run A:
Design uart, start of the top module:
module uart #(
    parameter CLK_FREQ = 100_000_000,   
    parameter DATA_WIDTH = 8,           
    parameter FIFO_DEPTH = 16           
) (
    input  logic                    CLKip,        
    input  logic                    RSTi,         
    input  logic                    RXi,          
    input  logic [31:0]             BAUD_RATEi,   
    input  logic                    BAUD_RATE_WEi,  
    input  logic                    BAUD_RATE_RDi,  
    output logic                    DONEo,
    output logic [DATA_WIDTH-1:0]   DATAo,  
    output logic                    EMPTYo,   
    output logic                    FULLo     
);
    logic [DATA_WIDTH-1:0] data;
    logic done;
    logic ready;
    logic RDi;
    always_ff @(posedge CLKip) begin
        RDi <= 1;
        DONEo <=done;
    end
    uart_rx #(
        .FREQ_CLK       (CLK_FREQ),
        .DATA_WDTH      (DATA_WIDTH)
    ) uart_rx_inst (
        .CLKip          (CLKip),
        .RSTi           (RSTi),
        .RXi            (RXi),
        .BAUD_RATEi     (BAUD_RATEi),
        .BAUD_RATE_WEi  (BAUD_RATE_WEi),
        .BAUD_RATE_RDi  (BAUD_RATE_RDi),
        .DONEo          (done),
        .READYo         (ready),
        .DATAo          (data)
    );
    fifo #(
        .DATA_WIDTH     (DATA_WIDTH),
        .FIFO_DEPTH     (FIFO_DEPTH)
    ) fifo_inst (
        .CLKip          (CLKip),
        .RSTi           (RSTi),
        .WEi            (done),        
  ...
clock: 69.5 ns
lec_check: 0
abc_area: 1
cap_margin: 20
cell_pad_in_sites_detail_placement: 0
cell_pad_in_sites_global_placement: 0
core_aspect_ratio: 0.94
core_margin: 2
core_utilization: 58
gpl_timing_driven: 1
setup_slack_margin: -0.56
slew_margin: 40
tns_end_percent: 20
run.sh (not shown) runs the stock make flow with config.mk's settings and CLKGATE_MAP_FILE=.
Although it ran to completion, run A produced a layout that fails the final checks because of negative setup slack.
Changes in run B relative to run A:
- clearing GPL_TIMING_DRIVEN, which used to be 1
- swapping 40 for 20 in SLEW_MARGIN
- clearing CORE_ASPECT_RATIO, which used to be 0.94
- clearing CELL_PAD_IN_SITES_GLOBAL_PLACEMENT, which used to be 0
- clearing CELL_PAD_IN_SITES_DETAIL_PLACEMENT, which used to be 0
- putting PLACE_DENSITY at 0.79 where nothing was set
- clearing TNS_END_PERCENT, which used to be 20
- clearing SETUP_SLACK_MARGIN, which used to be -0.56
- swapping 69.5 for 65.2 in the clock period (ns, I/O delays scaled along)
--- outcome ---
Status(run B) = ERROR, stage = 5_1_grt
Run A had finished all stages when the layout checks came back failing, citing negative setup slack.
In the reports for run B and run A, the smaller width of the die belongs to run B.
Compared with run A, run B shows a cell count after placement that is 58 lower.
Of run B and run A, the run reporting the higher height of the chip was run B.
Multiplexer fraction of the synthesized cell area came out exactly the same in run B and run A.
Post-CTS resize count: run B and run A compared, lower one is run A
Inputs modified between run B and run C:
- a change of CORE_MARGIN from 2 to 7
- an added CTS_CLUSTER_DIAMETER of 89
- a change of SLEW_MARGIN from 20 to 40
- a change of CORE_UTILIZATION from 58 to 40
- a change of PLACE_DENSITY from 0.79 to 0.6
- an added MIN_ROUTING_LAYER of met2
- a change of the clock period (ns, I/O delays scaled along) from 65.2 to 163.0
### Flow results
From run B to run C, fraction of the mapped netlist area in compound gates did not move at all. Number of resized instances in the post-cts repair step for run C: 767 down relative to run B. Run C -> run B: flip-flop and latch count after synthesis delta 0, exact match. Diff run B -> run C: placement row count now larger, total standard cell area after synthesis was more or less identical. Run C vs run B, chip area went up by about 54%. Diff run C and run B: worst slack at placement higher in run C. Looking at the reports, run C completed the entire flow and the layout it produced met the timing, DRC and antenna checks. Run B → run C: cell area reported after detailed placement dropped about 27%, half-perimeter wire length after placement -about 24%. Per the comparison of run C with run B, async set-or-reset flop fraction in the synthesized netlist barely changed, routability-driven placement congestion ratio was more or less identical.
Input changes introduced in run D (baseline for comparison: run C):
- CTS_CLUSTER_SIZE now 73, previously not set
- CORE_ASPECT_RATIO now 1.5, previously not set
- PLACE_DENSITY no longer set, was 0.6
- SLEW_MARGIN now 5, was 40
- CELL_PAD_IN_SITES_DETAIL_PLACEMENT now 2, previously not set
- PLACE_DENSITY_LB_ADDON now 0.28, previously not set
Notes after the runs:
Going from run C to run D, the placer congestion estimate was found to have gone up by 3.0%.
| instance area at placement | run D vs run C | ≈ equal |
Changes observed in run D relative to run C: standard-cell row count climbed 25, number of placed cells counting well taps stayed essentially flat.
No final results exist for run D, since it was stopped by error GRT-0116 during 5_1_grt.
Maximum root-to-sink buffer count delta (run D -> run C): insignificant
From run C to run D the numbers moved as follows: area fraction in and, or, nand and nor cells after synthesis held, floorplan core area has decreased, full die area has remained practically unchanged, area figure in the yosys stat output did not really move.
[inputs] run E vs run D
- CORE_ASPECT_RATIO removed (was 1.5)
- SLEW_MARGIN changed from 5 to 20
- PLACE_DENSITY_LB_ADDON removed (was 0.28)
- CTS_CLUSTER_DIAMETER removed (was 89)
- ABC_AREA removed (was 1)
- MIN_ROUTING_LAYER removed (was met2)
- CORE_UTILIZATION changed from 40 to 59
- CTS_CLUSTER_SIZE removed (was 73)
- CELL_PAD_IN_SITES_DETAIL_PLACEMENT removed (was 2)
- CORE_MARGIN changed from 7 to 2
- the clock period (ns, I/O delays scaled along) changed from 163.0 to 65.2
## What came out
Run D terminated abnormally: 5_1_grt reported GRT-0116. 4_1_cts: run E exited with error. What run E reported for floorplan die height has to be multiplied by 1.5 to get the figure for run D. Global placer's final weighted congestion (run D / run E): 0.883. The chip area in the Yosys report in run D is 0.936 times that in run E. Relative to run D, the netlist area before placement measured on run E has increased by a few percent. Measured against run D, the number of distinct library cells after synthesis of run E comes out at 1.16 times the reference value. Between run D and run E, the flow reports gate count after technology mapping decreasing by a few percent. Run E vs. run D: adder and majority gate portion of the synthesized area went down by 1.1 points. Across both runs, area fraction in compound gates after synthesis was higher for run E than for run D.
## Diff of input files: run F against run E
- setting PLACE_DENSITY to 0.6 for the first time
- changing CORE_UTILIZATION from 59 to 40
- changing the clock period (ns, I/O delays scaled along) from 65.2 to 120.0
--- outcome ---
Run E did not finish: a tool error stopped it during 4_1_cts. Run F ran to completion and came out clean on the timing, DRC and antenna checks. Sort run F and run E by post-detailed-placement half-perimeter wirelength, ascending, and run F comes first. Comparing run E against run F, there is no change at all in synthesized area per cell. [compare] base=run E new=run F: standard cell area after detailed placement saw a decrease, core area rose by about 50%, share of the core filled by cells before placement went down by 19 points.


== v45 ==
The RTL this note starts from:
==> flow/design.v <==
module sync 
( 
    input  logic CLKip, 
    input  logic SIGi,
    output logic SIGo
);
    logic meta_sig;
    always_ff @(posedge CLKip) meta_sig <= SIGi;
    always_ff @(posedge CLKip) SIGo     <= meta_sig;
endmodule
module mem 
    # ( 
    parameter DATA_WIDTH = 32
    ) (
    input  logic                  CLKip,
    input  logic                  RDi,       
    input  logic                  WEi,     
    input  logic [DATA_WIDTH-1:0] DATAi,
    output logic [DATA_WIDTH-1:0] Qo
);
	logic [DATA_WIDTH-1:0] ram;
	always_ff @(posedge CLKip) if (WEi) ram <= DATAi;
	always_ff @(posedge CLKip) if (RDi) Qo <= ram;
endmodule
`timescale 1ns/1ps
module uart_rx 
    # (
    parameter FREQ_CLK  = 100_000_000,  
    parameter DATA_WDTH = 8          
    ) (
    input   wire                    CLKip,  
    input   wire                    RSTi,  
    input   wire                    RXi,  
    input   wire                    BAUD_RATE_RDi,  
    input   wire                    BAUD_RATE_WEi,  
    input   logic [31:0]            BAUD_RATEi,  
    output  logic                   DONEo,  
    output  logic                   READYo,  
    output  logic [DATA_WDTH-1:0]   DATAo  
    );
    int unsigned                    baud_rate;  
    int unsigned                    bit_cntr;  
    int unsigned                    half_bit_cntr;  
    logic                           half_rx_strb;  
    logic                           rx_strb;  
    int unsigned                    clk_count;  
    logic [$clog2(DATA_WDTH+1)-1:0] bit_idx;   
    logic [DATA_WDTH-1:0]           data;  
    logic                           rx;  
    logic                           rst;  
    logic                           done;  
    logic                           ready;  
    logic                           baud_rate_read;  
    logic                           baud_rate_we;  
    int unsigned                    br;  
    sync rx_stab (.CLKip (CLKip), .SIGi (RXi), .SIGo (rx));
    sync rst_stab (.CLKip (CLKip), .SIGi (RSTi), .SIGo (rst));
    sync br_we_stab (.CLKip (CLKip), .SIGi (BAUD_RATE_WEi), .SIGo (baud_rate_we));
    sync br_rd_stab (.CLKip (CLKip), .SIGi (BAUD_RATE_RDi), .SIGo (baud_rate_read));
    mem baud_rate_mem (
        .CLKip  (CLKip),
        .RDi    (baud_rate_read),  
        .WEi    (baud_rate_we),
        .DATAi  (baud_rate), 
        .Qo     (br)
        );
    typedef enum logic [1:0] {       
        IDLE    = 2'h0,
        START   = 2'h1,
        RECEIVE = 2'h2,
        STOP    = 2'h3
    } statetype;
    statetype STATE;
    always_comb begin: calc_bit_value
        baud_rate = BAUD_RATEi;
        bit_cntr = FREQ_CLK / baud_rate;
        half_bit_cntr = bit_cntr >> 1;
    end
always @(posedge CLKip) begin: strobe_logic
    if (rst) begin
        clk_count <= 0;
        half_rx_strb <= 0;
        rx_strb <= 0;
    end else begin
        case (STATE)
            IDLE: begin
                clk_count <= 0;
                half_rx_strb <= 0;
                rx_strb <= 0;
            end
            START: begin
                if (clk_count == half_bit_cntr) begin
                    half_rx_strb <= 1;
                    clk_count <= 0;
                end
                else begin
                    half_rx_strb <= 0;
                    clk_count <= clk_count + 1;
                end                
            end
            RECEIVE: begin
                if (clk_count == bit_cntr) begin
                    rx_strb <= 1;
                    clk_count <= 0;
                end
                else begin
                    rx_strb <= 0;
                    clk_count <= clk_count + 1;
                end                  
            end
            STOP: begin
                if (clk_count == bit_cntr) begin
                    rx_strb <= 1;
                    clk_count <= 0;
                end
                else begin
                    rx_strb <= 0;
                    clk_count <= clk_count + 1;
                end                  
            end  
            default: begin
                clk_count <= 0;
            end
        endcase
    end
end
    always_ff @(posedge CLKip) begin: fsm_uart_rx
        if (rst) begin
            bit_idx     <= 0;
            STATE       <= IDLE;
            done        <= 0;
        end
        else begin
            case (STATE)
                IDLE: begin
                    ready          <= 1;
                    if (rx == 1'b0) STATE <= rx ? IDLE : START;
                end
                START: begin
                    ready          <= 0;
                    done           <= 0;
                    if (half_rx_strb) begin
                        STATE <= rx ? IDLE : RECEIVE;
                    end
                    else begin 
                        STATE <= START;
                    end
                end
                RECEIVE: begin
                    if (rx_strb) begin
                        /*verilator lint_off WIDTHTRUNC*/                        
                        data[bit_idx] <= rx;
                        /*verilator lint_on WIDTHTRUNC*/
                        if (bit_idx < DATA_WDTH-1) begin 
                            bit_idx <= bit_idx + 1;
                        end
                        else begin 
                            bit_idx <= 0;
                            STATE   <= STOP;
                            done    <= 1;
                        end 
                    end
                    else begin
                        STATE <= RECEIVE;
                    end  
                end
                STOP: begin
                    if (rx_strb) STATE <= rx_strb ? IDLE : STOP;
                end
                default: begin
                    STATE <= IDLE;
                end 
            endcase            
        end   
    end 
    always_comb begin: set_out
        DATAo = data;
        READYo = ready;
        DONEo = done;
    end
endmodule
`timescale 1ns/1ps
module fifo #(
    parameter DATA_WIDTH = 8,
    parameter FIFO_DEPTH = 16,
    parameter LOG2_DEPTH = $clog2(FIFO_DEPTH)
) (
    input  logic                     CLKip,
    input  logic                     RSTi,
    input  logic                     WEi,
    input  logic [DATA_WIDTH-1:0]    DATAi,
    input  logic                     RDi,
    output logic [DATA_WIDTH-1:0]    DATAo,
    output logic                     FULLo,
    output logic                     EMPTYo
);
    logic [DATA_WIDTH-1:0] memory [0:FIFO_DEPTH-1];
    logic [LOG2_DEPTH:0]   count;
    logic [LOG2_DEPTH-1:0] wr_ptr;
    logic [LOG2_DEPTH-1:0] rd_ptr;
    logic [1:0] count_state;
    always_ff @(posedge CLKip or posedge RSTi) begin
        if (RSTi) begin
            wr_ptr  <= '0;
            rd_ptr  <= '0;
            count   <= '0;
            count_state <= '0;
        end 
        else begin
            if (WEi && !FULLo) begin: write
                wr_ptr <= (wr_ptr == '1) ? 0 : wr_ptr + 1;
            end
            if (RDi && !EMPTYo) begin: read
                rd_ptr <= (rd_ptr == '1) ? 0 : rd_ptr + 1;
            end
            case ({WEi && !FULLo, RDi && !EMPTYo})
                2'b01:   count <= count - 1;
                2'b10:   count <= count + 1;
                2'b11:   count <= count;
                default: count <= count;
            endcase
        end
    end
    always_ff @(posedge CLKip) begin
        if (!RSTi && WEi && !FULLo) memory[wr_ptr] <= DATAi;
        if (!RSTi && RDi && !EMPTYo) DATAo <= memory[rd_ptr];
    end
    always_comb begin: status
        FULLo  = (count == FIFO_DEPTH);
        EMPTYo = (count == 0);
    end
endmodule
`timescale 1ns/1ps
module uart #(
    parameter CLK_FREQ = 100_000_000,   
    parameter DATA_WIDTH = 8,           
    parameter FIFO_DEPTH = 16           
) (
    input  logic                    CLKip,        
    input  logic                    RSTi,         
    input  logic                    RXi,          
    input  logic [31:0]             BAUD_RATEi,   
    input  logic                    BAUD_RATE_WEi,  
    input  logic                    BAUD_RATE_RDi,  
    output logic                    DONEo,
    output logic [DATA_WIDTH-1:0]   DATAo,  
    output logic                    EMPTYo,   
    output logic                    FULLo     
);
    logic [DATA_WIDTH-1:0] data;
    logic done;
    logic ready;
    logic RDi;
    always_ff @(posedge CLKip) begin
        RDi <= 1;
        DONEo <=done;
    end
    uart_rx #(
        .FREQ_CLK       (CLK_FREQ),
        .DATA_WDTH      (DATA_WIDTH)
    ) uart_rx_inst (
        .CLKip          (CLKip),
        .RSTi           (RSTi),
        .RXi            (RXi),
        .BAUD_RATEi     (BAUD_RATEi),
        .BAUD_RATE_WEi  (BAUD_RATE_WEi),
        .BAUD_RATE_RDi  (BAUD_RATE_RDi),
        .DONEo          (done),
        .READYo         (ready),
        .DATAo          (data)
    );
    fifo #(
        .DATA_WIDTH     (DATA_WIDTH),
        .FIFO_DEPTH     (FIFO_DEPTH)
    ) fifo_inst (
        .CLKip          (CLKip),
        .RSTi           (RSTi),
        .WEi            (done),        
        .DATAi          (data),      
        .RDi            (RDi),          
        .DATAo          (DATAo),      
        .FULLo          (FULLo),      
        .EMPTYo         (EMPTYo)     
    );
endmodule
Settings: LEC_CHECK=0, CAP_MARGIN=0, CORE_MARGIN=2, CORE_UTILIZATION=65, PLACE_DENSITY=0.6, SLEW_MARGIN=20; clock period 68.2 ns.
v45: it failed with a tool error in clock tree synthesis (4_1_cts), so there are no final results.
Inputs modified between v45 and v20:
Settings: CORE_UTILIZATION changed from 65 to 72; CTS_CLUSTER_SIZE newly set to 99; CAP_MARGIN changed from 0 to 20; ABC_AREA newly set to 1; the clock period (ns, I/O delays scaled along) changed from 68.2 to 134.0.
==> results <==
- v20: full flow OK, the timing, DRC and antenna checks passed
- The log for v45 ends in clock tree synthesis (4_1_cts) with error DPL-0038, so the run never completed.
- Going from v45 to v20, detailed-placement wirelength estimate lost about 60%, mapped cell area lost about 6.4%.
- The lower number of rows created at floorplan of v45 and v20 is in v20.
- Delta(share of synthesized area occupied by flip-flops and latches, v20 - v45) > 0
- Diff v45..v20 | number of placed I/O pins | unchanged
- v20 vs v45 — synthesized area per cell dropped about 11%.
- Overall chip area: higher on v45
### v20 -> v7
Settings: an added CTS_CLUSTER_DIAMETER of 358; an added SETUP_SLACK_MARGIN of -1.21; a change of PLACE_DENSITY from 0.6 to 0.41; a change of CTS_CLUSTER_SIZE from 99 to 93; an added TNS_END_PERCENT of 15; a change of CAP_MARGIN from 20 to 40; a deleted ABC_AREA that had been 1; a change of the clock period (ns, I/O delays scaled along) from 134.0 to 34.6.
Of v20 and v7, the run reporting the lower die outline width was v20. Number of distinct library cells after synthesis: v7 higher than v20. On simple logic cell fraction of the synthesized area: between v20 and v7, it ends up lower for v7. Going from v20 to v7, the cell count in the Yosys report was found to have gone down by 318. Changes observed in v7 relative to v20: core region area increased by about 7% relative to the old numbers, proportion of synthesized chip area in sequential cells fell 0.93 points, area of the synthesized netlist per yosys stat higher, count of standard-cell rows picked up an extra 3.5%. v7 terminated abnormally: detailed placement (3_5_place_dp) reported DPL-0038.
Relative to v7, the following input files were edited for v10:
Settings: clearing SETUP_SLACK_MARGIN, which used to be -1.21; swapping 72 for 60 in CORE_UTILIZATION; swapping 40 for 20 in CAP_MARGIN; swapping 34.6 for 29.6 in the clock period (ns, I/O delays scaled along).
v10 vs v7 — floorplan utilization dropped 12 points.
[compare] base=v7 new=v10: number of core rows up 8, area of the core up 20%, placer congestion estimate down about 5.5%.
Diff v10..v7 | synthesized net count | negligible
Die area of v10 exceeds that of v7 by more than 10%.
v10 got as far as global routing (5_1_grt), where a tool error ended the run.
Between v10 and v7, the gate count of the mapped netlist figures differ only marginally.
